==> flow/design.v <==
module mcs_bridge(
  input  [31:0] io_io_address,
  input         io_io_addr_strobe,
  input  [31:0] io_io_write_data,
  input         io_io_write_strobe,
  input  [3:0]  io_io_byte_enable,
  output [31:0] io_io_read_data,
  input         io_io_read_strobe,
  output        io_fp_video_cs,
                io_fp_mmio_cs,
                io_fp_write,
                io_fp_read,
  output [20:0] io_fp_addr,
  output [31:0] io_fp_wr_data,
  input  [31:0] io_fp_rd_data
);
  wire mcs_bridge_enable = io_io_address[31:24] == 8'hC0;
  assign io_io_read_data = io_fp_rd_data;
  assign io_fp_video_cs = mcs_bridge_enable & io_io_address[23];
  assign io_fp_mmio_cs = mcs_bridge_enable & ~(io_io_address[23]);
  assign io_fp_write = io_io_write_strobe;
  assign io_fp_read = io_io_read_strobe;
  assign io_fp_addr = io_io_address[22:2];
  assign io_fp_wr_data = io_io_write_data;
endmodule
module mmio_controller(
  input               io_fp_video_cs,
                      io_fp_mmio_cs,
                      io_fp_write,
                      io_fp_read,
  input  [20:0]       io_fp_addr,
  input  [31:0]       io_fp_wr_data,
  output [31:0]       io_fp_rd_data,
  output [63:0]       io_slot_cs,
  output [63:0][4:0]  io_slot_reg_addr,
  output [63:0][31:0] io_slot_write_data,
  output [63:0]       io_slot_write,
  input  [63:0][31:0] io_slot_read_data,
  output [63:0]       io_slot_read
);
  assign io_fp_rd_data = io_fp_read ? io_slot_read_data[io_fp_addr[10:5]] : 32'h0;
  assign io_slot_cs = io_fp_mmio_cs ? 64'h1 << io_fp_addr[10:5] : 64'h0;
  assign io_slot_reg_addr = {64{io_fp_addr[4:0]}};
  assign io_slot_write_data = {64{io_fp_wr_data}};
  assign io_slot_write = {64{io_fp_write}};
  assign io_slot_read = {64{io_fp_read}};
endmodule
module GPO(
  input                                          clock,
                                                 reset,
  input  [4:0]                                   slot_io_address,
  output [31:0]                                  slot_io_rd_data,
  input  [31:0]                                  slot_io_wr_data,
  input                                          slot_io_read,
                                                 slot_io_write,
                                                 slot_io_cs,
  output [15:0]                                  io
);
  reg [15:0] buf_gpo;
  always @(posedge clock) begin
    if (reset)
      buf_gpo <= 16'h0;
    else if (slot_io_write & slot_io_cs)
      buf_gpo <= slot_io_wr_data[15:0];
  end  
  assign slot_io_rd_data = {16'h0, buf_gpo};
  assign io = buf_gpo;
endmodule
module GPI(
  input         clock,
                reset,
  input  [4:0]  slot_io_address,
  output [31:0] slot_io_rd_data,
  input  [31:0] slot_io_wr_data,
  input         slot_io_read,
                slot_io_write,
                slot_io_cs,
  input  [15:0] io_data_in
);
  reg [31:0] buf_in;
  always @(posedge clock) begin
    if (reset)
      buf_in <= 32'h0;
    else
      buf_in <= {16'h0, io_data_in};
  end  
  assign slot_io_rd_data = buf_in;
endmodule
module timer(
  input         clock,
                reset,
  input  [4:0]  slot_io_address,
  output [31:0] slot_io_rd_data,
  input  [31:0] slot_io_wr_data,
  input         slot_io_read,
                slot_io_write,
                slot_io_cs
);
  reg [63:0] count;
  reg [31:0] config_reg;
  wire        wr_en = slot_io_write & slot_io_cs;
  always @(posedge clock) begin
    if (reset) begin
      count <= 64'h0;
      config_reg <= 32'h0;
    end
    else begin
      if (config_reg[0])
        count <= 64'h0;
      else if (wr_en & slot_io_address == 5'h1)
        count[31:0] <= slot_io_wr_data;
      else if (wr_en & slot_io_address == 5'h2)
        count[63:32] <= slot_io_wr_data;
      else if (config_reg[1])
        count <= count + 64'h1;
      if (slot_io_write & slot_io_cs & ~(|slot_io_address))
        config_reg <= slot_io_wr_data;
    end
  end  
  assign slot_io_rd_data =
    (|slot_io_address)
      ? (slot_io_address == 5'h1
           ? count[31:0]
           : slot_io_address == 5'h2 ? count[63:32] : 32'h0)
      : config_reg;
endmodule
module SevSegDisplay(
  input         clock,
                reset,
                io_enable_7seg,
  input  [31:0] io_display_data,
  output [7:0]  io_anode_select,
  output [6:0]  io_segs
);
  reg  [15:0]      anode_prescaler_c_value;
  reg  [2:0]       count;
  wire [7:0]       _GEN = io_enable_7seg ? ~(8'h1 << count) : 8'h1;
  wire [3:0]       digit =
    _GEN == 8'hFE
      ? io_display_data[3:0]
      : _GEN == 8'hFD
          ? io_display_data[7:4]
          : _GEN == 8'hFB
              ? io_display_data[11:8]
              : _GEN == 8'hF7
                  ? io_display_data[15:12]
                  : _GEN == 8'hEF
                      ? io_display_data[19:16]
                      : _GEN == 8'hDF
                          ? io_display_data[23:20]
                          : _GEN == 8'hBF
                              ? io_display_data[27:24]
                              : _GEN == 8'h7F ? io_display_data[31:28] : 4'h0;
  wire [6:0]       _GEN_0 = {3'h0, digit != 4'hE, 3'h6};
  wire [15:0][6:0] _GEN_1 =
    {{_GEN_0},
     {_GEN_0},
     {7'h21},
     {7'h46},
     {7'h3},
     {7'h8},
     {7'h10},
     {7'h0},
     {7'h78},
     {7'h2},
     {7'h12},
     {7'h19},
     {7'h30},
     {7'h24},
     {7'h79},
     {7'h40}};
  wire             anode_prescaler_wrap_wrap = anode_prescaler_c_value == 16'h9C3F;
  always @(posedge clock) begin
    if (reset) begin
      anode_prescaler_c_value <= 16'h0;
      count <= 3'h0;
    end
    else if (reset) begin
      anode_prescaler_c_value <= 16'h0;
      count <= 3'h0;
    end
    else begin
      if (io_enable_7seg) begin
        if (anode_prescaler_wrap_wrap)
          anode_prescaler_c_value <= 16'h0;
        else
          anode_prescaler_c_value <= anode_prescaler_c_value + 16'h1;
      end
      if (~reset & io_enable_7seg & anode_prescaler_wrap_wrap)
        count <= count + 3'h1;
    end
  end  
  assign io_anode_select = _GEN;
  assign io_segs = _GEN_1[digit];
endmodule
module SevSegDisplay_core(
  input                                                               clock,
                                                                      reset,
  input  [4:0]                                                        slot_io_address,
  output [31:0]                                                       slot_io_rd_data,
  input  [31:0]                                                       slot_io_wr_data,
  input                                                               slot_io_read,
                                                                      slot_io_write,
                                                                      slot_io_cs,
  output [14:0]                                                       io
);
  wire [7:0]  _seg7_io_anode_select;
  wire [6:0]  _seg7_io_segs;
  reg  [31:0] config_reg;
  wire        _GEN = slot_io_address == 5'h0;
  reg  [31:0] display_data;
  wire        _GEN_0 = slot_io_address == 5'h1;
  wire        wr_en = slot_io_write & slot_io_cs;
  always @(posedge clock) begin
    if (reset) begin
      config_reg <= 32'h0;
      display_data <= 32'h0;
    end
    else begin
      if (_GEN & wr_en)
        config_reg <= slot_io_wr_data;
      if (_GEN_0 & wr_en)
        display_data <= slot_io_wr_data;
    end
  end  
  SevSegDisplay seg7 (
    .clock           (clock),
    .reset           (reset),
    .io_enable_7seg  (config_reg[0]),
    .io_display_data (display_data),
    .io_anode_select (_seg7_io_anode_select),
    .io_segs         (_seg7_io_segs)
  );
  assign slot_io_rd_data = _GEN_0 ? display_data : _GEN ? config_reg : 32'h0;
  assign io = {_seg7_io_anode_select, _seg7_io_segs};
endmodule
module mmio_subsystem(
  input         clock,
                reset,
                io_fp_video_cs,
                io_fp_mmio_cs,
                io_fp_write,
                io_fp_read,
  input  [20:0] io_fp_addr,
  input  [31:0] io_fp_wr_data,
  output [31:0] io_fp_rd_data,
  input  [15:0] io_data_in,
  output [15:0] io_data_out,
  output [7:0]  io_anode_assert,
  output [6:0]  io_segs
);
  wire [31:0]       _sevenSegDisplay_slot_io_rd_data;
  wire [14:0]       _sevenSegDisplay_io;
  wire [31:0]       _timer_slot_io_rd_data;
  wire [31:0]       _gpi_slot_io_rd_data;
  wire [31:0]       _gpo_slot_io_rd_data;
  wire [15:0]       _gpo_io;
  wire [63:0]       _mmioController_io_slot_cs;
  wire [63:0][4:0]  _mmioController_io_slot_reg_addr;
  wire [63:0][31:0] _mmioController_io_slot_write_data;
  wire [63:0]       _mmioController_io_slot_write;
  wire [63:0]       _mmioController_io_slot_read;
  mmio_controller mmioController (
    .io_fp_video_cs     (io_fp_video_cs),
    .io_fp_mmio_cs      (io_fp_mmio_cs),
    .io_fp_write        (io_fp_write),
    .io_fp_read         (io_fp_read),
    .io_fp_addr         (io_fp_addr),
    .io_fp_wr_data      (io_fp_wr_data),
    .io_fp_rd_data      (io_fp_rd_data),
    .io_slot_cs         (_mmioController_io_slot_cs),
    .io_slot_reg_addr   (_mmioController_io_slot_reg_addr),
    .io_slot_write_data (_mmioController_io_slot_write_data),
    .io_slot_write      (_mmioController_io_slot_write),
    .io_slot_read_data
      ({{32'hFFFFFFFF},
        {32'hFFFFFFFF},
        {32'hFFFFFFFF},
        {32'hFFFFFFFF},
        {32'hFFFFFFFF},
        {32'hFFFFFFFF},
        {32'hFFFFFFFF},
        {32'hFFFFFFFF},
        {32'hFFFFFFFF},
        {32'hFFFFFFFF},
        {32'hFFFFFFFF},
        {32'hFFFFFFFF},
        {32'hFFFFFFFF},
        {32'hFFFFFFFF},
        {32'hFFFFFFFF},
        {32'hFFFFFFFF},
        {32'hFFFFFFFF},
        {32'hFFFFFFFF},
        {32'hFFFFFFFF},
        {32'hFFFFFFFF},
        {32'hFFFFFFFF},
        {32'hFFFFFFFF},
        {32'hFFFFFFFF},
        {32'hFFFFFFFF},
        {32'hFFFFFFFF},
        {32'hFFFFFFFF},
        {32'hFFFFFFFF},
        {32'hFFFFFFFF},
        {32'hFFFFFFFF},
        {32'hFFFFFFFF},
        {32'hFFFFFFFF},
        {32'hFFFFFFFF},
        {32'hFFFFFFFF},
        {32'hFFFFFFFF},
        {32'hFFFFFFFF},
        {32'hFFFFFFFF},
        {32'hFFFFFFFF},
        {32'hFFFFFFFF},
        {32'hFFFFFFFF},
        {32'hFFFFFFFF},
        {32'hFFFFFFFF},
        {32'hFFFFFFFF},
        {32'hFFFFFFFF},
        {32'hFFFFFFFF},
        {32'hFFFFFFFF},
        {32'hFFFFFFFF},
        {32'hFFFFFFFF},
        {32'hFFFFFFFF},
        {32'hFFFFFFFF},
        {32'hFFFFFFFF},
        {32'hFFFFFFFF},
        {32'hFFFFFFFF},
        {32'hFFFFFFFF},
        {32'hFFFFFFFF},
        {32'hFFFFFFFF},
        {32'hFFFFFFFF},
        {32'hFFFFFFFF},
        {32'hFFFFFFFF},
        {32'hFFFFFFFF},
        {32'hFFFFFFFF},
        {_sevenSegDisplay_slot_io_rd_data},
        {_timer_slot_io_rd_data},
        {_gpi_slot_io_rd_data},
        {_gpo_slot_io_rd_data}}),
    .io_slot_read       (_mmioController_io_slot_read)
  );
  GPO gpo (
    .clock           (clock),
    .reset           (reset),
    .slot_io_address (_mmioController_io_slot_reg_addr[6'h0]),
    .slot_io_rd_data (_gpo_slot_io_rd_data),
    .slot_io_wr_data (_mmioController_io_slot_write_data[6'h0]),
    .slot_io_read    (_mmioController_io_slot_read[0]),
    .slot_io_write   (_mmioController_io_slot_write[0]),
    .slot_io_cs      (_mmioController_io_slot_cs[0]),
    .io              (_gpo_io)
  );
  GPI gpi (
    .clock           (clock),
    .reset           (reset),
    .slot_io_address (_mmioController_io_slot_reg_addr[6'h1]),
    .slot_io_rd_data (_gpi_slot_io_rd_data),
    .slot_io_wr_data (_mmioController_io_slot_write_data[6'h1]),
    .slot_io_read    (_mmioController_io_slot_read[1]),
    .slot_io_write   (_mmioController_io_slot_write[1]),
    .slot_io_cs      (_mmioController_io_slot_cs[1]),
    .io_data_in      (io_data_in)
  );
  timer timer (
    .clock           (clock),
    .reset           (reset),
    .slot_io_address (_mmioController_io_slot_reg_addr[6'h2]),
    .slot_io_rd_data (_timer_slot_io_rd_data),
    .slot_io_wr_data (_mmioController_io_slot_write_data[6'h2]),
    .slot_io_read    (_mmioController_io_slot_read[2]),
    .slot_io_write   (_mmioController_io_slot_write[2]),
    .slot_io_cs      (_mmioController_io_slot_cs[2])
  );
  SevSegDisplay_core sevenSegDisplay (
    .clock           (clock),
    .reset           (reset),
    .slot_io_address (_mmioController_io_slot_reg_addr[6'h3]),
    .slot_io_rd_data (_sevenSegDisplay_slot_io_rd_data),
    .slot_io_wr_data (_mmioController_io_slot_write_data[6'h3]),
    .slot_io_read    (_mmioController_io_slot_read[3]),
    .slot_io_write   (_mmioController_io_slot_write[3]),
    .slot_io_cs      (_mmioController_io_slot_cs[3]),
    .io              (_sevenSegDisplay_io)
  );
  assign io_data_out = _gpo_io;
  assign io_anode_assert = _sevenSegDisplay_io[14:7];
  assign io_segs = _sevenSegDisplay_io[6:0];
endmodule
module Top(
  input         clock,
                reset,
  input  [31:0] io_address,
  input         io_addr_strobe,
  input  [31:0] io_write_data,
  input         io_write_strobe,
  input  [3:0]  io_byte_enable,
  input         io_read_strobe,
  output [31:0] io_read_data,
  input  [15:0] sw,
  output [15:0] led,
  output [7:0]  anode_assert,
  output [6:0]  segs
);
  wire [31:0] _mmioSubsystem_io_fp_rd_data;
  wire        _mcsBridge_io_fp_video_cs;
  wire        _mcsBridge_io_fp_mmio_cs;
  wire        _mcsBridge_io_fp_write;
  wire        _mcsBridge_io_fp_read;
  wire [20:0] _mcsBridge_io_fp_addr;
  wire [31:0] _mcsBridge_io_fp_wr_data;
  mcs_bridge mcsBridge (
    .io_io_address      (io_address),
    .io_io_addr_strobe  (io_addr_strobe),
    .io_io_write_data   (io_write_data),
    .io_io_write_strobe (io_write_strobe),
    .io_io_byte_enable  (io_byte_enable),
    .io_io_read_data    (io_read_data),
    .io_io_read_strobe  (io_read_strobe),
    .io_fp_video_cs     (_mcsBridge_io_fp_video_cs),
    .io_fp_mmio_cs      (_mcsBridge_io_fp_mmio_cs),
    .io_fp_write        (_mcsBridge_io_fp_write),
    .io_fp_read         (_mcsBridge_io_fp_read),
    .io_fp_addr         (_mcsBridge_io_fp_addr),
    .io_fp_wr_data      (_mcsBridge_io_fp_wr_data),
    .io_fp_rd_data      (_mmioSubsystem_io_fp_rd_data)
  );
  mmio_subsystem mmioSubsystem (
    .clock           (clock),
    .reset           (reset),
    .io_fp_video_cs  (_mcsBridge_io_fp_video_cs),
    .io_fp_mmio_cs   (_mcsBridge_io_fp_mmio_cs),
    .io_fp_write     (_mcsBridge_io_fp_write),
    .io_fp_read      (_mcsBridge_io_fp_read),
    .io_fp_addr      (_mcsBridge_io_fp_addr),
    .io_fp_wr_data   (_mcsBridge_io_fp_wr_data),
    .io_fp_rd_data   (_mmioSubsystem_io_fp_rd_data),
    .io_data_in      (sw),
    .io_data_out     (led),
    .io_anode_assert (anode_assert),
    .io_segs         (segs)
  );
endmodule
==> flow/run.sh <==
#!/bin/bash
# the make line also repeats each setting of config.mk as NAME=value (left out here)
make -C /OpenROAD-flow-scripts/flow DESIGN_CONFIG=/design/flow/config.mk WORK_HOME=/design/flow/orfs CLKGATE_MAP_FILE= finish
==> flow/config.mk <==
export PLATFORM = sky130hd
export DESIGN_NAME = Top
export DESIGN_NICKNAME = Top
export VERILOG_FILES = /design/flow/design.v
export SDC_FILE = /design/flow/constraint.sdc
export NUM_CORES = 4
export LEC_CHECK = 0
export CAP_MARGIN = 20
export CORE_MARGIN = 2
export CORE_UTILIZATION = 58
export SETUP_SLACK_MARGIN = 0.98
export SLEW_MARGIN = 20
==> flow/constraint.sdc <==
create_clock -name core_clock -period 3.36 [get_ports {clock}]
set_input_delay 0.6720 -clock core_clock [delete_from_list [all_inputs] [get_ports {clock}]]
set_output_delay 0.6720 -clock core_clock [all_outputs]
set_load 0.01 [all_outputs]
==> results.sh, run 1 <==
# flow metrics
export IMPL_grt_overflow=0
export IMPL_cp_depth=13
export IMPL_warnings=56
export IMPL_core_um2=19700
export IMPL_crit_path_end="segs[4]"
export IMPL_worst_slew_pin_slew_ns=0.899
export IMPL_status="complete, but fails checks"
export IMPL_xor_area_frac=0.0344
export IMPL_rows=51
export IMPL_drc=0
export IMPL_clk_pin_slew_ns=0.06
export IMPL_vdd_ir_drop_worst_mv=0.400
export IMPL_portBuffers=134
export IMPL_io_pins=152
export IMPL_so_faults="setup timing"
export IMPL_cts_tree="built"
export IMPL_intPower_mw=4.15
export IMPL_whs_ns=0.460
export IMPL_floorplan_nets=1660
export IMPL_dr_pass1_iters=6
export IMPL_path_buffers=4
export IMPL_pg_seq_mw=2.51
export IMPL_adder_share=0.0139
export IMPL_crit_arrival_ns=3.46
export IMPL_grt_pass1_wl_mm=72.3
export IMPL_postCtsHoldBufs=0
export IMPL_wl_per_cell_um=25.2
export IMPL_drt_iter0_drc=1978
export IMPL_critPathSlowestCell="or3_4"
export IMPL_cts_max_level=1
export IMPL_report_final_slew_viol_count=0
export IMPL_r2r_start="mmioSubsystem.timer.count[5]$_SDFFE_PP0P_"
export IMPL_enable_flop_cells=0
export IMPL_hp_class="flip-flop to flip-flop"
export IMPL_r2r_end="mmioSubsystem.timer.count[44]$_SDFFE_PP0P_"
export IMPL_grt_use_met1=0.541
export IMPL_swShare=0.250
export IMPL_r2r_slack_ns=0.92
export IMPL_fmax_mhz=242
export IMPL_wl_mm=52.8
export IMPL_place_congestion=0.978
export IMPL_grtUsageMet2=0.658
export IMPL_ys_area_um2=11700
export IMPL_die_y_um=146
export IMPL_path_cells="inv_1 -> ha_2 -> buf_4 -> nor2b_1 -> nand4_1 -> a31oi_2 -> a211oi_2 -> or3_4 -> buf_6 -> ha_4 -> or3b_4 -> o211ai_1 -> buf_2"
export IMPL_fill_cells=974
export IMPL_netlist_top_cells_area="dfxtp_1 36%, nand2_1 11%, a21oi_1 8.0%, clkbuf_1 3.4%, nor2_1 3.3%"
export IMPL_max_stage_delay_ns=0.41
export IMPL_setup_viol=8
export IMPL_ys_sh_aoi=0.220
export IMPL_initCoreUtil=0.595
export IMPL_nNetsFinal=1914
export IMPL_ff2ff_path_depth=5
export IMPL_ant_nets=0
export IMPL_crit_path_end_kind="primary output"
export IMPL_fp_dieW_um=146
export IMPL_ys_seq_share=0.361
export IMPL_viasPerCell=6.94
export IMPL_synth_top_area_share=0.361
export IMPL_root_buffer="clkbuf_16"
export IMPL_ys_top_cells_by_count="331 x nand2_1, 211 x dfxtp_1, 188 x a21oi_1, 106 x clkbuf_1, 102 x nor2_1"
export IMPL_insertion_delay_ns=0.53
export IMPL_period_used=1.23
export IMPL_synth_most_common_cell="nand2_1"
export IMPL_power_frac_comb=0.087
export IMPL_mux_area_frac=0.0370
export IMPL_synth_warnings=5
export IMPL_cp_top_family="simple AND/OR/NAND/NOR gates"
export IMPL_yosysTopAreaCell="dfxtp_1"
export IMPL_synthToLayoutAreaGrowth_pct=48.2
export IMPL_fin_worst_skew_ns=0.0162
export IMPL_use_met3=0.0840
export IMPL_yosys_cell_types_count=70
export IMPL_track_usage=0.424
export IMPL_p_comb_mw=0.478
export IMPL_crit_required_ns=2.69
export IMPL_busiest_layer="met2"
export IMPL_report_power_total_mw=5.53
export IMPL_worst_setup_path_type="flip-flop to primary output"
export IMPL_cts_max_path_buffers=3
export IMPL_tns_ns=-4.87
export IMPL_vias=14500
export IMPL_min_path_cells=2
export IMPL_powerClk_mw=2.53
export IMPL_whs_endpoint="mmioSubsystem.sevenSegDisplay.config_reg[28]$_SDFFE_PP0P_"
export IMPL_synth_cell_area_um2=11700
export IMPL_startpoint="mmioSubsystem.sevenSegDisplay.seg7.count[1]$_SDFFE_PP0P_"
export IMPL_critPathMaxFanout=11
export IMPL_grt_pass1_vias=13100
export IMPL_ys_cells=1558
export IMPL_syn_area_per_cell_um2=7.51
export IMPL_synthSimpleGateAreaFrac=0.287
export IMPL_p_per_area_nw_per_um2=319
export IMPL_cap_violations=0
export IMPL_final_cell_area_um2=17300
export IMPL_setup_worst_path_start_class="flip-flop"
export IMPL_cts_buffers_inserted=23
export IMPL_min_from="mmioSubsystem.sevenSegDisplay.config_reg[28]$_SDFFE_PP0P_"
export IMPL_p_clk_frac=0.459
export IMPL_finalHoldViolations=0
export IMPL_seqPwrFrac=0.455
export IMPL_top_logic_kind="simple AND/OR/NAND/NOR gates"
export IMPL_syn_inst=1558
export IMPL_fin_ws_ns=-0.767
export IMPL_die_area_um2=21300
export IMPL_slew_headroom=0.401
export IMPL_antenna_found_initial=1
export IMPL_power_leakage_nw=6.18
export IMPL_synthArstFlopShare=0
export IMPL_clock_sinks=211
export IMPL_dpl_cell_area_um2=14200
export IMPL_rsz0062_at_grt="true"
export IMPL_dp_hpwl_mm=29.3
export IMPL_min_period_ns=4.13
export IMPL_maxPowerGroup="clock"
export IMPL_synthFlopType="dfxtp_1"
export IMPL_p_switching_mw=1.38
export IMPL_grt_max_degree=70
export IMPL_synth_seq_cells=211
## metal layers
layer,part of all wire,routed length [µm],vias to the layer above
met5,0,0,-
met4,0.097,5120,0
met3,0.14,7150,411
met2,0.43,22600,1392
met1,0.34,17900,6646
li1,-,-,6073
## area by class of cell
type,instances,area (µm²),share of cell area
antenna,1,2.50,0.000144
clock buffer,30,652,0.0376
clock inverter,9,77.6,0.00448
inverter,18,77.6,0.00448
multi-input combinational,1207,8490,0.490
sequential,211,4270,0.246
tap,265,332,0.0191
timing repair buffer,351,3440,0.198
## repair_timing
action,CTS,global route
resized,449,204
cloned,9,3
pin swaps,106,121
setup buffers,55,42
setup endpoints to repair,169,103
## stage by stage
step / setup slack [ns] / utilization / cells
finish: -0.767 / 0.882 / 2092
global placement: -0.502 / 0.721 / 1943
CTS: -0.686 / 0.826 / 2046
floorplan: 0.115 / - / 1558
detailed placement: -0.550 / 0.721 / 1943
global route: -0.993 / 0.882 / 2092
==> run 2: changes to the inputs <==
Settings changed: ABC_AREA from default to 1, CAP_MARGIN 20 to 5, CELL_PAD_IN_SITES_DETAIL_PLACEMENT from default to 1, CELL_PAD_IN_SITES_GLOBAL_PLACEMENT from default to 1, CORE_ASPECT_RATIO from default to 1.06, CORE_UTILIZATION 58 to 38, HOLD_SLACK_MARGIN from default to 0.2, MAX_ROUTING_LAYER from default to met5, MIN_ROUTING_LAYER from default to met1, PLACE_DENSITY_LB_ADDON from default to 0.19, SETUP_SLACK_MARGIN 0.98 to default, SLEW_MARGIN 20 to 0, TNS_END_PERCENT from default to 20.
Clock period 3.36 ns to 3.82 ns, I/O delays scaled along.
==> results.sh, run 2 <==
# flow metrics
export IMPL_grt_pass1_vias=14800
export IMPL_synth_top_area_share=0.335
export IMPL_vias=14700
export IMPL_crit_path_end="io_read_data[14]"
export IMPL_synthFlopType="dfxtp_1"
export IMPL_intPower_mw=3.81
export IMPL_synthToLayoutAreaGrowth_pct=27.4
export IMPL_drt_iter0_drc=1197
export IMPL_synth_seq_cells=211
export IMPL_yosys_cell_types_count=43
export IMPL_critPathMaxFanout=17
export IMPL_place_congestion=0.954
export IMPL_netlist_top_cells_area="dfxtp_1 34%, nand2_1 9.3%, inv_1 8.9%, a21oi_1 8.5%, o21ai_0 6.9%"
export IMPL_min_from="mmioSubsystem.timer.config_reg[17]$_SDFFE_PP0P_"
export IMPL_critPathSlowestCell="clkdlybuf4s50_1"
export IMPL_crit_arrival_ns=3.19
export IMPL_synthSimpleGateAreaFrac=0.275
export IMPL_crit_path_end_kind="primary output"
export IMPL_startpoint="io_address[5]"
export IMPL_grt_max_degree=103
export IMPL_grt_overflow=0
export IMPL_portBuffers=134
export IMPL_synth_warnings=5
export IMPL_power_leakage_nw=6.17
export IMPL_fp_dieW_um=181
export IMPL_yosysTopAreaCell="dfxtp_1"
export IMPL_path_buffers=5
export IMPL_whs_endpoint="mmioSubsystem.timer.config_reg[17]$_SDFFE_PP0P_"
export IMPL_report_final_slew_viol_count=0
export IMPL_wl_mm=57.4
export IMPL_report_power_total_mw=5.10
export IMPL_tns_ns=-0.780
export IMPL_cts_max_level=1
export IMPL_rsz0062_at_grt="true"
export IMPL_period_used=1.04
export IMPL_clk_pin_slew_ns=0.06
export IMPL_dp_hpwl_mm=42.1
export IMPL_cts_max_path_buffers=3
export IMPL_clock_sinks=211
export IMPL_r2r_end="mmioSubsystem.timer.count[58]$_SDFFE_PP0P_"
export IMPL_setup_worst_path_start_class="input port"
export IMPL_fin_ws_ns=-0.134
export IMPL_synth_most_common_cell="nand2_1"
export IMPL_ys_seq_share=0.335
export IMPL_so_faults="setup timing"
export IMPL_xor_area_frac=0.0167
export IMPL_combGateArea_um2=7210
export IMPL_hp_class="flip-flop to flip-flop"
export IMPL_floorplan_nets=2067
export IMPL_drc=0
export IMPL_warnings=55
export IMPL_nNetsFinal=2221
export IMPL_core_um2=32600
export IMPL_r2r_start="mmioSubsystem.timer.count[20]$_SDFFE_PP0P_"
export IMPL_die_area_um2=34600
export IMPL_grt_pass1_wl_mm=86.8
export IMPL_root_buffer="clkbuf_16"
export IMPL_mux_area_frac=0
export IMPL_track_usage=0.323
export IMPL_die_y_um=191
export IMPL_p_switching_mw=1.30
export IMPL_swShare=0.254
export IMPL_crit_top_cell="clkdlybuf4s50_1"
export IMPL_min_path_cells=2
export IMPL_max_stage_delay_ns=0.60
export IMPL_cts_tree="built"
export IMPL_enable_flop_cells=0
export IMPL_vdd_ir_drop_worst_mv=0.342
export IMPL_ys_top_cells_by_count="312 x nand2_1, 298 x inv_1, 215 x a21oi_1, 211 x dfxtp_1, 189 x nor2_1"
export IMPL_regArea_um2=4240
export IMPL_finalHoldViolations=0
export IMPL_crit_required_ns=3.06
export IMPL_cap_violations=0
export IMPL_min_period_ns=3.95
export IMPL_fmax_mhz=253
export IMPL_seqPwrFrac=0.433
export IMPL_initCoreUtil=0.387
export IMPL_setup_viol=12
export IMPL_insertion_delay_ns=0.56
export IMPL_cp_depth=10
export IMPL_path_cells="clkdlybuf4s50_1 -> or2_1 -> inv_1 -> nand3_2 -> buf_6 -> buf_4 -> nor2_1 -> o221ai_1 -> a31oi_2 -> clkdlybuf4s50_1"
export IMPL_slew_headroom=0.279
export IMPL_worst_setup_path_type="input port to primary output"
export IMPL_powerClk_mw=2.51
export IMPL_rows=68
export IMPL_dr_pass1_iters=6
export IMPL_syn_area_per_cell_um2=6.41
export IMPL_worst_slew_pin_slew_ns=1.07
export IMPL_ff2ff_path_depth=7
export IMPL_antenna_found_initial=1
export IMPL_synth_cell_area_um2=12600
export IMPL_syn_inst=1965
export IMPL_ys_area_um2=12600
export IMPL_maxPowerGroup="clock"
export IMPL_antenna_cells=0
export IMPL_cts_buffers_inserted=27
export IMPL_r2r_slack_ns=0.95
export IMPL_p_comb_mw=0.379
export IMPL_status="complete, but fails checks"
export IMPL_adder_share=0.0129
export IMPL_p_per_area_nw_per_um2=318
export IMPL_ys_cells=1965
export IMPL_power_frac_comb=0.074
export IMPL_top_logic_kind="simple AND/OR/NAND/NOR gates"
export IMPL_p_clk_frac=0.493
export IMPL_ant_nets=0
export IMPL_pg_seq_mw=2.21
export IMPL_wl_per_cell_um=22.4
export IMPL_io_pins=152
export IMPL_fin_worst_skew_ns=0.0190
export IMPL_synthArstFlopShare=0
export IMPL_fill_cells=4241
export IMPL_viasPerCell=5.74
export IMPL_cp_top_family="buffers and inverters"
export IMPL_ys_sh_aoi=0.236
[run 2: routing by layer]
| layer | wire length [µm] | global-route usage |
|---|---|---|
| met5 | 0 | 0 |
| met1 | 25300 | 0.430 |
| met3 | 3340 | 0.0373 |
| met2 | 26700 | 0.542 |
| met4 | 2120 | 0.112 |
[run 2: final cells by class]
cell class,count,share of cell area
sequential,211,0.264
multi-input combinational,1347,0.449
inverter,309,0.0731
tap,420,0.0327
clock inverter,11,0.00460
clock buffer,37,0.0494
timing repair buffer,223,0.127
[run 2: metrics by stage]
step / instances / utilization / cell area (µm²) / setup WS, ns / hold WS (ns)
after detailed placement: 2487 / 0.450 / 14700 / -0.186 / 0.440
after global placement: 2487 / 0.450 / 14700 / -0.132 / 0.429
final: 2558 / 0.493 / 16100 / -0.134 / 0.446
after global routing: 2558 / 0.493 / 16100 / -0.273 / 0.467
after CTS: 2547 / 0.486 / 15800 / -0.124 / 0.449
after floorplan: 1965 / - / 12600 / 0.549 / 0.420
[run 2: repair_timing]
| action | in CTS | in global routing |
|---|---|---|
| hold buffers | 0 | 0 |
| pin swaps | 16 | 19 |
| gates cloned | 2 | 0 |
| setup buffers | 10 | 11 |
| endpoints found under the setup margin | 38 | 23 |
| resized | 104 | 47 |
==> run 3: changes to the inputs <==
Settings changed: ABC_AREA 1 to default, CAP_MARGIN 5 to 20, CELL_PAD_IN_SITES_DETAIL_PLACEMENT 1 to default, CELL_PAD_IN_SITES_GLOBAL_PLACEMENT 1 to default, CORE_ASPECT_RATIO 1.06 to 1.44, CORE_UTILIZATION 38 to 40, GPL_TIMING_DRIVEN from default to 0, HOLD_SLACK_MARGIN 0.2 to default, MAX_ROUTING_LAYER met5 to default, MIN_ROUTING_LAYER met1 to met2, PLACE_DENSITY_LB_ADDON 0.19 to default, SLEW_MARGIN 0 to 20, TNS_END_PERCENT 20 to default.
Clock period 3.82 ns to 4.5 ns, I/O delays scaled along.
==> results.sh, run 3 <==
# flow metrics
export IMPL_synth_warnings=5
export IMPL_power_frac_comb=0.079
export IMPL_floorplan_nets=1660
export IMPL_wl_per_cell_um=24.0
export IMPL_enable_flop_cells=0
export IMPL_synth_cell_area_um2=11700
export IMPL_r2r_slack_ns=1.36
export IMPL_cts_max_level=1
export IMPL_synthArstFlopShare=0
export IMPL_warnings=53
export IMPL_so_faults="setup timing"
export IMPL_p_switching_mw=1.13
export IMPL_regArea_um2=4240
export IMPL_fin_ws_ns=-0.0133
export IMPL_postCtsHoldBufs=0
export IMPL_min_period_ns=4.51
export IMPL_critPathSlowestCell="clkdlybuf4s50_1"
export IMPL_synthToLayoutAreaGrowth_pct=29.7
export IMPL_crit_path_end="io_read_data[2]"
export IMPL_ys_area_um2=11700
export IMPL_syn_inst=1558
export IMPL_cp_top_family="buffers and inverters"
export IMPL_xor_area_frac=0.0344
export IMPL_fin_worst_skew_ns=0.0107
export IMPL_core_um2=29000
export IMPL_intPower_mw=3.18
export IMPL_drc=0
export IMPL_dp_hpwl_mm=37.4
export IMPL_synthFlopType="dfxtp_1"
export IMPL_r2r_start="mmioSubsystem.timer.config_reg[1]$_SDFFE_PP0P_"
export IMPL_status="complete, but fails checks"
export IMPL_combGateArea_um2=7330
export IMPL_synth_top_area_share=0.361
export IMPL_initCoreUtil=0.403
export IMPL_worst_setup_path_type="input port to primary output"
export IMPL_powerClk_mw=2.09
export IMPL_maxPowerGroup="clock"
export IMPL_ys_cells=1558
export IMPL_grt_pass1_vias=17800
export IMPL_fp_dieW_um=146
export IMPL_crit_required_ns=3.60
export IMPL_max_stage_delay_ns=0.54
export IMPL_vias=17600
export IMPL_slew_headroom=0.356
export IMPL_nNetsFinal=1853
export IMPL_cap_violations=0
export IMPL_whs_endpoint="mmioSubsystem.timer.config_reg[9]$_SDFFE_PP0P_"
export IMPL_min_path_cells=2
export IMPL_finalHoldViolations=0
export IMPL_crit_top_cell="clkdlybuf4s50_1"
export IMPL_rows=75
export IMPL_synth_most_common_cell="nand2_1"
export IMPL_path_buffers=3
export IMPL_min_from="mmioSubsystem.timer.config_reg[9]$_SDFFE_PP0P_"
export IMPL_ff2ff_path_depth=6
export IMPL_io_pins=152
export IMPL_path_cells="clkdlybuf4s50_1 -> nor3_1 -> and3_4 -> buf_4 -> nand2_1 -> a21oi_1 -> mux4_2 -> o21a_1 -> clkdlybuf4s50_1"
export IMPL_hp_class="flip-flop to flip-flop"
export IMPL_synthSimpleGateAreaFrac=0.287
export IMPL_die_y_um=209
export IMPL_ys_seq_share=0.361
export IMPL_setup_worst_path_start_class="input port"
export IMPL_dp_cells=2076
export IMPL_adder_share=0.0139
export IMPL_pg_seq_mw=1.88
export IMPL_grt_overflow=0
export IMPL_ant_nets=0
export IMPL_grt_max_degree=14
export IMPL_syn_area_per_cell_um2=7.51
export IMPL_top_logic_kind="simple AND/OR/NAND/NOR gates"
export IMPL_r2r_end="mmioSubsystem.timer.count[14]$_SDFFE_PP0P_"
export IMPL_startpoint="io_address[6]"
export IMPL_wl_mm=51.7
export IMPL_portBuffers=133
export IMPL_seqPwrFrac=0.435
export IMPL_p_clk_frac=0.486
export IMPL_mux_area_frac=0.0370
export IMPL_power_leakage_nw=5.33
export IMPL_swShare=0.262
export IMPL_synth_seq_cells=211
export IMPL_crit_arrival_ns=3.61
export IMPL_drt_iter0_drc=4635
export IMPL_yosysTopAreaCell="dfxtp_1"
export IMPL_cp_depth=9
export IMPL_ys_sh_aoi=0.220
export IMPL_fill_cells=2854
export IMPL_p_per_area_nw_per_um2=284
export IMPL_yosys_cell_types_count=70
export IMPL_report_final_slew_viol_count=0
export IMPL_die_area_um2=30600
export IMPL_clock_sinks=211
export IMPL_place_congestion=1.01
export IMPL_clk_pin_slew_ns=0.07
export IMPL_cts_buffers_inserted=24
export IMPL_p_comb_mw=0.342
export IMPL_crit_path_end_kind="primary output"
export IMPL_worst_slew_pin_slew_ns=0.962
export IMPL_cts_tree="built"
export IMPL_viasPerCell=8.18
export IMPL_critPathMaxFanout=10
export IMPL_root_buffer="clkbuf_16"
export IMPL_period_used=1.00
export IMPL_whs_ns=0.451
export IMPL_setup_viol=1
export IMPL_grt_pass1_wl_mm=75.2
export IMPL_cts_max_path_buffers=3
export IMPL_ys_top_cells_by_count="331 x nand2_1, 211 x dfxtp_1, 188 x a21oi_1, 106 x clkbuf_1, 102 x nor2_1"
export IMPL_dr_pass1_iters=9
export IMPL_track_usage=0.486
export IMPL_vdd_ir_drop_worst_mv=0.258
export IMPL_netlist_top_cells_area="dfxtp_1 36%, nand2_1 11%, a21oi_1 8.0%, clkbuf_1 3.4%, nor2_1 3.3%"
export IMPL_fmax_mhz=222
export IMPL_instances_no_fill=2157
export IMPL_antenna_found_initial=0
export IMPL_insertion_delay_ns=0.56
run 3: repair_timing:
item	4_1_cts	5_1_grt
cloned	0	0
resized	120	102
setup buffers	16	17
pin swaps	13	31
endpoints found under the setup margin	39	49
run 3: per-layer routing:
metal  part of all wire  vias to the layer above  global-route usage  wire length [µm]
li1                   -                     5890                   -                 -
met1                  0                     5913                   -                 0
met2               0.47                     4950               0.608             24200
met3               0.37                      869               0.583             19300
met4               0.15                       19               0.146              7810
met5             0.0078                        -               0.197               402
run 3: cell type report:
type,instances,share of cell area
plain buffers,122,0.0403
clock buffers,31,0.0447
repair buffers,168,0.107
inverters,18,0.00478
flip-flops and latches,211,0.279
clock inverters,13,0.00775
diodes,3,0.000495
well taps,385,0.0318
multi-input cells,1206,0.484
run 3: through the flow:
| stage | util | instance area [µm²] | total power, mW | setup TNS [ns] | worst slack (ns) |
|---|---|---|---|---|---|
| 3_5_place_dp | 0.466 | 13500 | 2.23 | -37.35 | -1.06 |
| 4_1_cts | 0.508 | 14700 | 4.25 | -0.0472 | -0.0443 |
| 2_1_floorplan | - | 11700 | 2.03 | 0 | 0.340 |
| 3_3_place_gp | 0.466 | 13500 | 2.23 | -37.14 | -1.09 |
| 5_1_grt | 0.523 | 15200 | 4.36 | -0.567 | -0.111 |
| 6_report | 0.523 | 15200 | 4.31 | -0.0133 | -0.0133 |
==> run 4: changes to the inputs <==
Settings changed: CELL_PAD_IN_SITES_GLOBAL_PLACEMENT from default to 0, CORE_ASPECT_RATIO 1.44 to default, CORE_UTILIZATION 40 to 57, GPL_TIMING_DRIVEN 0 to default, MAX_ROUTING_LAYER from default to met5, MIN_ROUTING_LAYER met2 to met1, PLACE_DENSITY_LB_ADDON from default to 0.19.
Clock period 4.5 ns to 3.82 ns, I/O delays scaled along.
==> results.sh, run 4 <==
# flow metrics
export IMPL_fill_cells=1546
export IMPL_r2r_start="mmioSubsystem.timer.count[35]$_SDFFE_PP0P_"
export IMPL_startpoint="mmioSubsystem.sevenSegDisplay.seg7.count[1]$_SDFFE_PP0P_"
export IMPL_maxPowerGroup="sequential cells"
export IMPL_whs_endpoint="mmioSubsystem.sevenSegDisplay.config_reg[7]$_SDFFE_PP0P_"
export IMPL_finalHoldViolations=0
export IMPL_warnings=53
export IMPL_nNetsFinal=1823
export IMPL_netlist_top_cells_area="dfxtp_1 36%, nand2_1 11%, a21oi_1 8.0%, clkbuf_1 3.4%, nor2_1 3.3%"
export IMPL_final_cell_area_um2=15100
export IMPL_top_logic_kind="simple AND/OR/NAND/NOR gates"
export IMPL_synth_warnings=5
export IMPL_vdd_ir_drop_worst_mv=0.359
export IMPL_dp_hpwl_mm=28.7
export IMPL_ant_nets=0
export IMPL_whs_ns=0.452
export IMPL_cp_top_family="simple AND/OR/NAND/NOR gates"
export IMPL_swShare=0.234
export IMPL_powerClk_mw=2.19
export IMPL_path_cells="buf_6 -> inv_6 -> ha_4 -> buf_4 -> buf_4 -> nor2b_2 -> nand4_1 -> a31oi_1 -> a211oi_1 -> or3_4 -> buf_6 -> buf_6 -> ha_4 -> nor2_4 -> nand2_2 -> a22oi_2 -> buf_2"
export IMPL_initCoreUtil=0.580
export IMPL_dr_pass1_iters=5
export IMPL_p_per_area_nw_per_um2=315
export IMPL_fp_dieW_um=147
export IMPL_drt_iter0_drc=1183
export IMPL_intPower_mw=3.64
export IMPL_path_buffers=7
export IMPL_period_used=1.08
export IMPL_slew_headroom=0.264
export IMPL_root_buffer="clkbuf_16"
export IMPL_io_pins=152
export IMPL_core_um2=20200
export IMPL_synth_most_common_cell="nand2_1"
export IMPL_synthToLayoutAreaGrowth_pct=28.9
export IMPL_hp_class="flip-flop to flip-flop"
export IMPL_min_from="mmioSubsystem.sevenSegDisplay.config_reg[7]$_SDFFE_PP0P_"
export IMPL_wl_mm=41.6
export IMPL_die_area_um2=21700
export IMPL_cts_tree="built"
export IMPL_worst_setup_path_type="flip-flop to primary output"
export IMPL_ff2ff_path_depth=7
export IMPL_so_faults="setup timing"
export IMPL_rows=52
export IMPL_vias=12700
export IMPL_report_power_total_mw=4.75
export IMPL_place_congestion=0.995
export IMPL_seqPwrFrac=0.466
export IMPL_p_clk_frac=0.460
export IMPL_clock_sinks=211
export IMPL_cap_violations=0
export IMPL_cts_max_path_buffers=3
export IMPL_crit_required_ns=3.06
export IMPL_max_stage_delay_ns=0.43
export IMPL_antenna_found_initial=0
export IMPL_synth_seq_cells=211
export IMPL_grt_max_degree=77
export IMPL_syn_area_per_cell_um2=7.51
export IMPL_crit_path_end="segs[3]"
export IMPL_drc=0
export IMPL_synthArstFlopShare=0
export IMPL_syn_inst=1558
export IMPL_synthSimpleGateAreaFrac=0.287
export IMPL_crit_arrival_ns=3.35
export IMPL_cp_depth=17
export IMPL_ys_top_cells_by_count="331 x nand2_1, 211 x dfxtp_1, 188 x a21oi_1, 106 x clkbuf_1, 102 x nor2_1"
export IMPL_crit_top_cell="buf_6"
export IMPL_rsz0062_at_grt="true"
export IMPL_r2r_slack_ns=0.96
export IMPL_ys_area_um2=11700
export IMPL_clk_pin_slew_ns=0.06
export IMPL_power_leakage_nw=5.45
export IMPL_crit_path_end_kind="primary output"
export IMPL_ys_seq_share=0.361
export IMPL_report_final_slew_viol_count=0
export IMPL_cts_buffers_inserted=24
export IMPL_antenna_cells=0
export IMPL_xor_area_frac=0.0344
export IMPL_ys_sh_aoi=0.220
export IMPL_setup_worst_path_start_class="flip-flop"
export IMPL_yosysTopAreaCell="dfxtp_1"
export IMPL_synth_top_area_share=0.361
export IMPL_r2r_end="mmioSubsystem.timer.count[57]$_SDFFE_PP0P_"
export IMPL_status="complete, but fails checks"
export IMPL_critPathSlowestCell="or3_4"
export IMPL_p_switching_mw=1.11
export IMPL_critPathMaxFanout=6
export IMPL_synthFlopType="dfxtp_1"
export IMPL_wl_per_cell_um=20.8
export IMPL_worst_slew_pin_slew_ns=1.09
export IMPL_dpl_cell_area_um2=13800
export IMPL_yosys_cell_types_count=70
export IMPL_portBuffers=134
export IMPL_die_y_um=147
export IMPL_grt_overflow=0
export IMPL_floorplan_nets=1660
export IMPL_grt_pass1_vias=11900
export IMPL_fin_worst_skew_ns=0.00698
export IMPL_pg_seq_mw=2.21
export IMPL_fmax_mhz=243
export IMPL_ys_cells=1558
export IMPL_insertion_delay_ns=0.52
export IMPL_min_path_cells=2
export IMPL_enable_flop_cells=0
export IMPL_grt_pass1_wl_mm=64.9
export IMPL_track_usage=0.374
export IMPL_cts_max_level=1
export IMPL_fin_ws_ns=-0.291
export IMPL_power_frac_comb=0.074
export IMPL_pre_cts_slack_ns=-0.371
export IMPL_p_comb_mw=0.354
export IMPL_mux_area_frac=0.0370
export IMPL_viasPerCell=6.35
export IMPL_min_period_ns=4.11
export IMPL_synth_cell_area_um2=11700
export IMPL_tns_ns=-1.64
export IMPL_setup_viol=7
export IMPL_adder_share=0.0139
run 4: metrics by stage:
stage / cells / util
detailed placement: 1942 / 0.684
CTS: 1998 / 0.738
floorplan: 1558 / -
global route: 2003 / 0.747
finish: 2003 / 0.747
global placement: 1942 / 0.684
run 4: final cells by class:
| cell class | count | area (µm²) | share of cell area |
|---|---|---|---|
| sequential | 211 | 4230 | 0.281 |
| inverter | 18 | 75.1 | 0.00498 |
| tap | 270 | 338 | 0.0224 |
| clock buffer | 37 | 721 | 0.0478 |
| clock inverter | 1 | 5.00 | 0.000332 |
| multi-input combinational | 1206 | 7260 | 0.482 |
| timing repair buffer | 260 | 2440 | 0.162 |
run 4: timing repair:
action	in CTS	in global routing
resized	115	49
hold buffers	0	0
buffers inserted	18	5
pin swaps	22	11
setup endpoints to repair	39	30
run 4: per-layer routing:
layer / GRT usage / vias up / share of wire
met5: 0 / - / 0
met4: 0.170 / 0 / 0.050
met3: 0.0655 / 131 / 0.10
met2: 0.591 / 762 / 0.45
met1: 0.503 / 5968 / 0.40
li1: - / 5862 / -
==> run 5: changes to the inputs <==
Settings changed: ABC_AREA from default to 1, CAP_MARGIN 20 to 25, CELL_PAD_IN_SITES_GLOBAL_PLACEMENT 0 to default, CORE_ASPECT_RATIO from default to 1.44, CORE_UTILIZATION 57 to 40, GPL_TIMING_DRIVEN from default to 0, MAX_ROUTING_LAYER met5 to default, MIN_ROUTING_LAYER met1 to met2, PLACE_DENSITY_LB_ADDON 0.19 to default.
Clock period 3.82 ns to 3.41 ns, I/O delays scaled along.
==> results.sh, run 5 <==
# flow metrics
export IMPL_ys_cells=1965
export IMPL_min_from="mmioSubsystem.timer.config_reg[17]$_SDFFE_PP0P_"
export IMPL_ff2ff_path_depth=12
export IMPL_cts_buffers_inserted=24
export IMPL_cp_top_family="simple AND/OR/NAND/NOR gates"
export IMPL_critPathMaxFanout=7
export IMPL_syn_area_per_cell_um2=6.41
export IMPL_rsz0062_at_grt="true"
export IMPL_cts_max_level=1
export IMPL_hp_class="flip-flop to flip-flop"
export IMPL_swShare=0.270
export IMPL_fin_worst_skew_ns=0.0225
export IMPL_vdd_ir_drop_worst_mv=0.412
export IMPL_grt_pass1_wl_mm=92.9
export IMPL_min_path_cells=2
export IMPL_cp_depth=17
export IMPL_crit_arrival_ns=3.04
export IMPL_yosysTopAreaCell="dfxtp_1"
export IMPL_ys_area_um2=12600
export IMPL_worst_slew_pin_slew_ns=1.25
export IMPL_rows=78
export IMPL_crit_path_end="segs[0]"
export IMPL_setup_viol=9
export IMPL_initCoreUtil=0.404
export IMPL_slew_headroom=0.160
export IMPL_cts_tree="built"
export IMPL_syn_inst=1965
export IMPL_p_clk_frac=0.489
export IMPL_worst_setup_path_type="flip-flop to primary output"
export IMPL_critPathSlowestCell="dfxtp_1"
export IMPL_synth_cell_area_um2=12600
export IMPL_report_final_slew_viol_count=0
export IMPL_drc=0
export IMPL_synthSimpleGateAreaFrac=0.275
export IMPL_io_pins=152
export IMPL_path_buffers=5
export IMPL_top_logic_kind="simple AND/OR/NAND/NOR gates"
export IMPL_dp_hpwl_mm=49.5
export IMPL_seqPwrFrac=0.427
export IMPL_pg_seq_mw=2.47
export IMPL_fin_util=0.525
export IMPL_viasPerCell=8.06
export IMPL_powerClk_mw=2.83
export IMPL_p_comb_mw=0.491
export IMPL_synthFlopType="dfxtp_1"
export IMPL_clock_sinks=211
export IMPL_ys_top_cells_by_count="312 x nand2_1, 298 x inv_1, 215 x a21oi_1, 211 x dfxtp_1, 189 x nor2_1"
export IMPL_finalHoldViolations=0
export IMPL_max_stage_delay_ns=0.32
export IMPL_intPower_mw=4.23
export IMPL_r2r_slack_ns=0.10
export IMPL_netlist_top_cells_area="dfxtp_1 34%, nand2_1 9.3%, inv_1 8.9%, a21oi_1 8.5%, o21ai_0 6.9%"
export IMPL_cap_violations=0
export IMPL_synth_top_area_share=0.335
export IMPL_dr_pass1_iters=28
export IMPL_mux_area_frac=0
export IMPL_adder_share=0.0129
export IMPL_track_usage=0.569
export IMPL_synthArstFlopShare=0
export IMPL_status="complete, but fails checks"
export IMPL_synth_most_common_cell="nand2_1"
export IMPL_ys_sh_aoi=0.236
export IMPL_yosys_cell_types_count=43
export IMPL_power_frac_comb=0.085
export IMPL_grt_pass1_vias=21500
export IMPL_synth_warnings=5
export IMPL_fp_dieW_um=152
export IMPL_die_y_um=217
export IMPL_grt_max_degree=15
export IMPL_floorplan_nets=2067
export IMPL_xor_area_frac=0.0167
export IMPL_wl_mm=65.2
export IMPL_clk_pin_slew_ns=0.07
export IMPL_power_leakage_nw=6.14
export IMPL_synth_seq_cells=211
export IMPL_ant_nets=0
export IMPL_fmax_mhz=269
export IMPL_fin_ws_ns=-0.313
export IMPL_die_area_um2=33000
export IMPL_insertion_delay_ns=0.57
export IMPL_r2r_end="mmioSubsystem.timer.count[42]$_SDFFE_PP0P_"
export IMPL_crit_required_ns=2.73
export IMPL_place_congestion=1.07
export IMPL_antenna_found_initial=0
export IMPL_wl_per_cell_um=25.3
export IMPL_setup_worst_path_start_class="flip-flop"
export IMPL_whs_endpoint="mmioSubsystem.timer.config_reg[17]$_SDFFE_PP0P_"
export IMPL_vias=20800
export IMPL_portBuffers=134
export IMPL_min_period_ns=3.72
export IMPL_synthToLayoutAreaGrowth_pct=30.1
export IMPL_grt_overflow=0
export IMPL_ys_seq_share=0.335
export IMPL_core_um2=31200
export IMPL_crit_path_end_kind="primary output"
export IMPL_root_buffer="clkbuf_16"
export IMPL_startpoint="mmioSubsystem.sevenSegDisplay.config_reg[0]$_SDFFE_PP0P_"
export IMPL_p_switching_mw=1.57
export IMPL_path_cells="buf_6 -> clkinvlp_4 -> a21oi_2 -> nand2_2 -> nor2_2 -> nand2_4 -> nor2_2 -> o21bai_4 -> nand4_1 -> buf_6 -> buf_6 -> ha_4 -> nand2_1 -> o21ai_1 -> nand2_1 -> nand2_1 -> buf_2"
export IMPL_warnings=54
export IMPL_drt_iter0_drc=6899
export IMPL_nNetsFinal=2261
export IMPL_so_faults="setup timing"
export IMPL_p_per_area_nw_per_um2=354
export IMPL_maxPowerGroup="clock"
export IMPL_pre_cts_slack_ns=-1.01
export IMPL_cts_max_path_buffers=3
export IMPL_enable_flop_cells=0
export IMPL_period_used=1.09
export IMPL_r2r_start="mmioSubsystem.timer.count[0]$_SDFFE_PP0P_"
## run 5: layout make-up
| type | instances | area [µm²] |
|---|---|---|
| Antenna cell | 3 | 7.51 |
| Buffer | 99 | 579 |
| Clock buffer | 32 | 662 |
| Clock inverter | 10 | 136 |
| Fill cell | 3154 | 14800 |
| Inverter | 309 | 1180 |
| Multi-Input combinational cell | 1345 | 7540 |
| Sequential cell | 211 | 4240 |
| Tap cell | 400 | 500 |
| Timing Repair Buffer | 169 | 1550 |
## run 5: through the flow
stage | cells | setup TNS [ns] | cell area, µm² | power (mW) | hold slack (ns)
CTS | 2562 | -1.08 | 16100 | 5.66 | 0.447
detailed placement | 2500 | -31.19 | 14400 | 2.97 | 0.434
floorplan | 1965 | 0 | 12600 | 2.70 | 0.420
global route | 2575 | -2.25 | 16400 | 5.83 | 0.469
finish | 2578 | -1.93 | 16400 | 5.80 | 0.447
global placement | 2499 | -29.73 | 14400 | 2.97 | 0.429
## run 5: repair_timing
action                     in CTS  in global routing
setup buffers                  19                 13
gates resized                 318                 70
hold buffers                    0                  0
gates cloned                    2                  0
setup endpoints to repair      39                 39
pin swaps                      49                 19
## run 5: routing by layer
metal | share of wire | vias to the layer above | wire, µm | GRT usage
met1 | 0 | 6929 | 0 | -
met2 | 0.46 | 5749 | 29900 | 0.716
met5 | 0.0056 | - | 367 | 0.158
li1 | - | 6929 | - | -
met4 | 0.19 | 20 | 12400 | 0.245
met3 | 0.35 | 1147 | 22600 | 0.635
==> run 6: changes to the inputs <==
Settings changed: ABC_AREA 1 to default, CAP_MARGIN 25 to 20, CELL_PAD_IN_SITES_GLOBAL_PLACEMENT from default to 0, CORE_ASPECT_RATIO 1.44 to default, CORE_UTILIZATION 40 to 66, CTS_CLUSTER_DIAMETER from default to 25, GPL_TIMING_DRIVEN 0 to default, MAX_ROUTING_LAYER from default to met4, MIN_ROUTING_LAYER met2 to met1, SETUP_SLACK_MARGIN from default to 1.11.
Clock period 3.41 ns to 3.82 ns, I/O delays scaled along.
==> results.sh, run 6 <==
# implementation run metrics
export IMPL_status="aborted with a tool error"
export IMPL_flow_stopped_at="global routing (5_1_grt)"
export IMPL_error="[ERROR GRT-0116] Global routing finished with congestion. Check the congestion regions in the DRC Viewer."
export IMPL_grt_overflow=89
export IMPL_synthSimpleGateAreaFrac=0.287
export IMPL_mux_area_frac=0.0370
export IMPL_xor_area_frac=0.0344
export IMPL_cts_max_level=2
export IMPL_fp_dieW_um=137
export IMPL_synth_seq_cells=211
export IMPL_floorplan_nets=1660
export IMPL_adder_share=0.0139
export IMPL_ys_sh_aoi=0.220
export IMPL_dp_cells=1885
export IMPL_die_y_um=137
export IMPL_synth_top_area_share=0.361
export IMPL_track_usage=0.838
export IMPL_yosysTopAreaCell="dfxtp_1"
export IMPL_synth_cell_area_um2=11700
export IMPL_core_um2=17300
export IMPL_initCoreUtil=0.676
export IMPL_synth_warnings=5
export IMPL_enable_flop_cells=0
export IMPL_netlist_top_cells_area="dfxtp_1 36%, nand2_1 11%, a21oi_1 8.0%, clkbuf_1 3.4%, nor2_1 3.3%"
export IMPL_clock_sinks=211
export IMPL_ys_top_cells_by_count="331 x nand2_1, 211 x dfxtp_1, 188 x a21oi_1, 106 x clkbuf_1, 102 x nor2_1"
export IMPL_synth_most_common_cell="nand2_1"
export IMPL_yosys_cell_types_count=70
export IMPL_die_area_um2=18800
export IMPL_dp_hpwl_mm=28.3
export IMPL_synthArstFlopShare=0
export IMPL_root_buffer="clkbuf_16"
export IMPL_syn_inst=1558
export IMPL_top_logic_kind="simple AND/OR/NAND/NOR gates"
export IMPL_io_pins=152
export IMPL_ys_area_um2=11700
export IMPL_ys_seq_share=0.361
export IMPL_synthFlopType="dfxtp_1"
export IMPL_syn_area_per_cell_um2=7.51
export IMPL_place_congestion=1.02
export IMPL_cts_max_path_buffers=3
export IMPL_rows=48
export IMPL_cts_buffers_inserted=56
export IMPL_ys_cells=1558
export IMPL_portBuffers=134
## run 6: metrics by stage
stage | instance area [µm²] | worst slack [ns] | util
after CTS | 16700 | -0.372 | 0.963
after detailed placement | 13800 | -0.303 | 0.798
after global placement | 13800 | -0.296 | 0.798
after floorplan | 12000 | 0.483 | -
## run 6: routing by layer
layer,GRT usage,GRT overflow
met1,0.821,1
met2,0.952,42
met3,0.712,1
met4,0.841,45
met5,-,-
## run 6: what timing repair did
item | CTS
hold buffers | 0
endpoints found under the hold margin | 0
gates resized | 341
pin swaps | 76
endpoints found under the setup margin | 140
cloned | 3
setup buffers | 37
==> run 7: changes to the inputs <==
Settings changed: CORE_UTILIZATION 66 to 70, CTS_CLUSTER_DIAMETER 25 to 197, MAX_ROUTING_LAYER met4 to met5, SETUP_SLACK_MARGIN 1.11 to 0.1.
Clock period 3.82 ns to 1.73 ns, I/O delays scaled along.
==> results.sh, run 7 <==
# implementation run metrics
export IMPL_place_congestion=1.06
export IMPL_ys_sh_aoi=0.220
export IMPL_top_logic_kind="simple AND/OR/NAND/NOR gates"
export IMPL_portBuffers=134
export IMPL_synth_most_common_cell="nand2_1"
export IMPL_xor_area_frac=0.0344
export IMPL_dp_cells=2107
export IMPL_die_area_um2=17800
export IMPL_ys_area_um2=11700
export IMPL_dpl_cell_area_um2=15900
export IMPL_synth_top_area_share=0.361
export IMPL_yosysTopAreaCell="dfxtp_1"
export IMPL_ys_top_cells_by_count="331 x nand2_1, 211 x dfxtp_1, 188 x a21oi_1, 106 x clkbuf_1, 102 x nor2_1"
export IMPL_status="aborted with a tool error"
export IMPL_io_pins=152
export IMPL_dp_hpwl_mm=42.0
export IMPL_synthArstFlopShare=0
export IMPL_adder_share=0.0139
export IMPL_mux_area_frac=0.0370
export IMPL_flow_stopped_at="clock tree synthesis (4_1_cts)"
export IMPL_synthFlopType="dfxtp_1"
export IMPL_yosys_cell_types_count=70
export IMPL_enable_flop_cells=0
export IMPL_syn_inst=1558
export IMPL_die_y_um=133
export IMPL_ys_cells=1558
export IMPL_error="[ERROR DPL-0038] Utilization greater than 100%, impossible to legalize"
export IMPL_floorplan_nets=1660
export IMPL_synth_cell_area_um2=11700
export IMPL_core_um2=16500
export IMPL_synth_warnings=5
export IMPL_netlist_top_cells_area="dfxtp_1 36%, nand2_1 11%, a21oi_1 8.0%, clkbuf_1 3.4%, nor2_1 3.3%"
export IMPL_initCoreUtil=0.710
export IMPL_rows=47
export IMPL_synthSimpleGateAreaFrac=0.287
export IMPL_syn_area_per_cell_um2=7.51
export IMPL_ys_seq_share=0.361
export IMPL_fp_dieW_um=133
export IMPL_synth_seq_cells=211
==> run 7: metrics by stage <==
step / total power, mW / setup slack, ns / setup TNS [ns] / util
floorplan: 5.32 / -1.19 / -103.17 / -
global placement: 5.83 / -1.71 / -198.59 / 0.964
detailed placement: 5.87 / -2.07 / -228.86 / 0.964
==> run 8: changes to the inputs <==
Settings changed: CELL_PAD_IN_SITES_GLOBAL_PLACEMENT 0 to default, CORE_UTILIZATION 70 to 61, CTS_CLUSTER_DIAMETER 197 to default, MAX_ROUTING_LAYER met5 to default, MIN_ROUTING_LAYER met1 to default, SETUP_SLACK_MARGIN 0.1 to 0.76.
Clock period 1.73 ns to 3.11 ns, I/O delays scaled along.
==> results.sh, run 8 <==
# implementation run metrics
export IMPL_core_um2=18800
export IMPL_floorplan_nets=1660
export IMPL_yosysTopAreaCell="dfxtp_1"
export IMPL_dp_hpwl_mm=29.7
export IMPL_track_usage=0.764
export IMPL_synth_warnings=5
export IMPL_mux_area_frac=0.0370
export IMPL_place_congestion=0.990
export IMPL_synthFlopType="dfxtp_1"
export IMPL_netlist_top_cells_area="dfxtp_1 36%, nand2_1 11%, a21oi_1 8.0%, clkbuf_1 3.4%, nor2_1 3.3%"
export IMPL_fp_dieW_um=142
export IMPL_top_logic_kind="simple AND/OR/NAND/NOR gates"
export IMPL_error="[ERROR GRT-0232] Routing congestion too high. Check the congestion heatmap in the GUI."
export IMPL_initCoreUtil=0.623
export IMPL_syn_inst=1558
export IMPL_clock_sinks=211
export IMPL_die_area_um2=20300
export IMPL_portBuffers=134
export IMPL_synth_top_area_share=0.361
export IMPL_yosys_cell_types_count=70
export IMPL_enable_flop_cells=0
export IMPL_rows=50
export IMPL_synth_cell_area_um2=11700
export IMPL_ys_seq_share=0.361
export IMPL_syn_area_per_cell_um2=7.51
export IMPL_flow_stopped_at="global routing (5_1_grt)"
export IMPL_synth_seq_cells=211
export IMPL_io_pins=152
export IMPL_postCtsHoldBufs=0
export IMPL_cts_max_level=1
export IMPL_synth_most_common_cell="nand2_1"
export IMPL_xor_area_frac=0.0344
export IMPL_grt_overflow=8
export IMPL_ys_cells=1558
export IMPL_synthSimpleGateAreaFrac=0.287
export IMPL_ys_top_cells_by_count="331 x nand2_1, 211 x dfxtp_1, 188 x a21oi_1, 106 x clkbuf_1, 102 x nor2_1"
export IMPL_root_buffer="clkbuf_16"
export IMPL_ys_area_um2=11700
export IMPL_cts_max_path_buffers=3
export IMPL_adder_share=0.0139
export IMPL_synthArstFlopShare=0
export IMPL_status="aborted with a tool error"
export IMPL_die_y_um=142
export IMPL_ys_sh_aoi=0.220
export IMPL_cts_buffers_inserted=24
export IMPL_pre_cts_slack_ns=-0.726
-- run 8: repair_timing --
action	4_1_cts
setup buffers	57
cloned	7
pin swaps	133
setup endpoints to repair	188
hold endpoints to repair	0
gates resized	476
-- run 8: through the flow --
stage / cell area, µm² / std cells / total power, mW
floorplan: 12300 / 1558 / 2.96
global placement: 14400 / 1947 / 3.22
detailed placement: 14400 / 1947 / 3.23
CTS: 16600 / 2055 / 6.22
-- run 8: routing by layer --
layer,GRT usage,GRT overflow
met2,0.910,4
met3,0.639,1
met5,0.398,0
met1,0.770,0
met4,0.717,3
==> run 9: changes to the inputs <==
Settings changed: CAP_MARGIN 20 to 40, CELL_PAD_IN_SITES_GLOBAL_PLACEMENT from default to 0, CORE_UTILIZATION 61 to 70, CTS_CLUSTER_DIAMETER from default to 139, MAX_ROUTING_LAYER from default to met5, MIN_ROUTING_LAYER from default to met1, SETUP_SLACK_MARGIN 0.76 to default.
Clock period 3.11 ns to 4.22 ns, I/O delays scaled along.
==> results.sh, run 9 <==
# flow metrics
export IMPL_min_path_cells=2
export IMPL_maxPowerGroup="clock"
export IMPL_portBuffers=134
export IMPL_worst_setup_path_type="input port to primary output"
export IMPL_synth_top_area_share=0.361
export IMPL_fin_ws_ns=-0.213
export IMPL_whs_ns=0.453
export IMPL_syn_area_per_cell_um2=7.51
export IMPL_period_used=1.05
export IMPL_cp_top_family="buffers and inverters"
export IMPL_track_usage=0.493
export IMPL_ant_nets=0
export IMPL_setup_worst_path_start_class="input port"
export IMPL_clock_sinks=211
export IMPL_grt_max_degree=77
export IMPL_r2r_start="mmioSubsystem.timer.count[35]$_SDFFE_PP0P_"
export IMPL_hp_class="flip-flop to flip-flop"
export IMPL_status="complete, but fails checks"
export IMPL_cts_max_level=1
export IMPL_report_final_slew_viol_count=0
export IMPL_wl_per_cell_um=26.5
export IMPL_synth_seq_cells=211
export IMPL_ff2ff_path_depth=7
export IMPL_vias=14400
export IMPL_initCoreUtil=0.710
export IMPL_crit_top_cell="clkdlybuf4s50_1"
export IMPL_fin_worst_skew_ns=0.00688
export IMPL_path_buffers=4
export IMPL_ys_sh_aoi=0.220
export IMPL_grt_overflow=0
export IMPL_ys_area_um2=11700
export IMPL_xor_area_frac=0.0344
export IMPL_power_frac_comb=0.078
export IMPL_ys_cells=1558
export IMPL_fmax_mhz=226
export IMPL_grt_pass1_wl_mm=69.8
export IMPL_r2r_end="mmioSubsystem.timer.count[57]$_SDFFE_PP0P_"
export IMPL_crit_required_ns=3.38
export IMPL_drc=0
export IMPL_top_logic_kind="simple AND/OR/NAND/NOR gates"
export IMPL_wl_mm=50.8
export IMPL_mux_area_frac=0.0370
export IMPL_instances_no_fill=1918
export IMPL_floorplan_nets=1660
export IMPL_dp_hpwl_mm=27.7
export IMPL_power_leakage_nw=5.09
export IMPL_yosys_cell_types_count=70
export IMPL_path_cells="clkdlybuf4s50_1 -> inv_1 -> and2_4 -> buf_12 -> a22o_1 -> mux4_2 -> o21a_1 -> clkdlybuf4s50_1"
export IMPL_antenna_found_initial=7
export IMPL_rsz0062_at_grt="true"
export IMPL_so_faults="setup timing"
export IMPL_ys_seq_share=0.361
export IMPL_critPathMaxFanout=13
export IMPL_synth_cell_area_um2=11700
export IMPL_vdd_ir_drop_worst_mv=0.283
export IMPL_max_stage_delay_ns=0.64
export IMPL_grt_pass1_vias=12900
export IMPL_enable_flop_cells=0
export IMPL_min_period_ns=4.43
export IMPL_cts_tree="built"
export IMPL_cp_depth=8
export IMPL_cts_buffers_inserted=23
export IMPL_nNetsFinal=1783
export IMPL_netlist_top_cells_area="dfxtp_1 36%, nand2_1 11%, a21oi_1 8.0%, clkbuf_1 3.4%, nor2_1 3.3%"
export IMPL_pre_cts_slack_ns=-0.266
export IMPL_cts_max_path_buffers=3
export IMPL_pg_seq_mw=2.00
export IMPL_slew_headroom=0.149
export IMPL_swShare=0.243
export IMPL_fp_dieW_um=133
export IMPL_min_from="mmioSubsystem.timer.config_reg[31]$_SDFFE_PP0P_"
export IMPL_synthToLayoutAreaGrowth_pct=26.4
export IMPL_core_um2=16500
export IMPL_synthArstFlopShare=0
export IMPL_finalHoldViolations=0
export IMPL_startpoint="io_address[3]"
export IMPL_yosysTopAreaCell="dfxtp_1"
export IMPL_clk_pin_slew_ns=0.06
export IMPL_setup_viol=9
export IMPL_rows=47
export IMPL_critPathSlowestCell="mux4_2"
export IMPL_crit_path_end="io_read_data[10]"
export IMPL_powerClk_mw=2.07
export IMPL_dp_cells=1859
export IMPL_synthFlopType="dfxtp_1"
export IMPL_postCtsHoldBufs=0
export IMPL_ys_top_cells_by_count="331 x nand2_1, 211 x dfxtp_1, 188 x a21oi_1, 106 x clkbuf_1, 102 x nor2_1"
export IMPL_io_pins=152
export IMPL_die_area_um2=17800
export IMPL_intPower_mw=3.35
export IMPL_synth_warnings=5
export IMPL_r2r_slack_ns=1.28
export IMPL_worst_slew_pin_slew_ns=1.26
export IMPL_synthSimpleGateAreaFrac=0.287
export IMPL_synth_most_common_cell="nand2_1"
export IMPL_p_clk_frac=0.469
export IMPL_adder_share=0.0139
export IMPL_cap_violations=0
export IMPL_crit_arrival_ns=3.59
export IMPL_p_switching_mw=1.07
export IMPL_root_buffer="clkbuf_16"
export IMPL_dr_pass1_iters=8
export IMPL_viasPerCell=7.49
export IMPL_fin_util=0.898
export IMPL_report_power_total_mw=4.42
export IMPL_place_congestion=0.990
export IMPL_die_y_um=133
export IMPL_drt_iter0_drc=3087
export IMPL_crit_path_end_kind="primary output"
export IMPL_warnings=55
export IMPL_p_per_area_nw_per_um2=299
export IMPL_insertion_delay_ns=0.52
export IMPL_seqPwrFrac=0.453
export IMPL_whs_endpoint="mmioSubsystem.timer.config_reg[31]$_SDFFE_PP0P_"
export IMPL_p_comb_mw=0.345
export IMPL_syn_inst=1558
[run 9: repair_timing]
action	in CTS	in global routing
endpoints found under the setup margin	36	16
gates cloned	1	1
setup buffers	9	5
gates resized	80	71
pin swaps	11	19
[run 9: final cells by class]
class / count / area, µm²
Multi-Input combinational cell: 1206 / 7300
Sequential cell: 211 / 4230
Timing Repair Buffer: 221 / 2140
Fill cell: 756 / 1690
Clock buffer: 32 / 659
Tap cell: 220 / 275
Clock inverter: 7 / 87.6
Inverter: 18 / 80.1
Antenna cell: 3 / 7.51
[run 9: through the flow]
stage,instance area [µm²],TNS [ns]
after CTS,14500,-0.0888
after floorplan,11700,0
final,14800,-0.926
after detailed placement,13500,-1.60
after global placement,13500,-0.239
after global routing,14800,-1.75
[run 9: metal layers]
layer,GRT usage,vias to the layer above,share of wire
met1,0.609,6347,0.31
li1,-,5781,-
met4,0.324,8,0.11
met2,0.767,1678,0.41
met3,0.125,548,0.16
met5,0,-,0.0011
Power figures rest on the tool's default switching activity, not on a simulated workload.
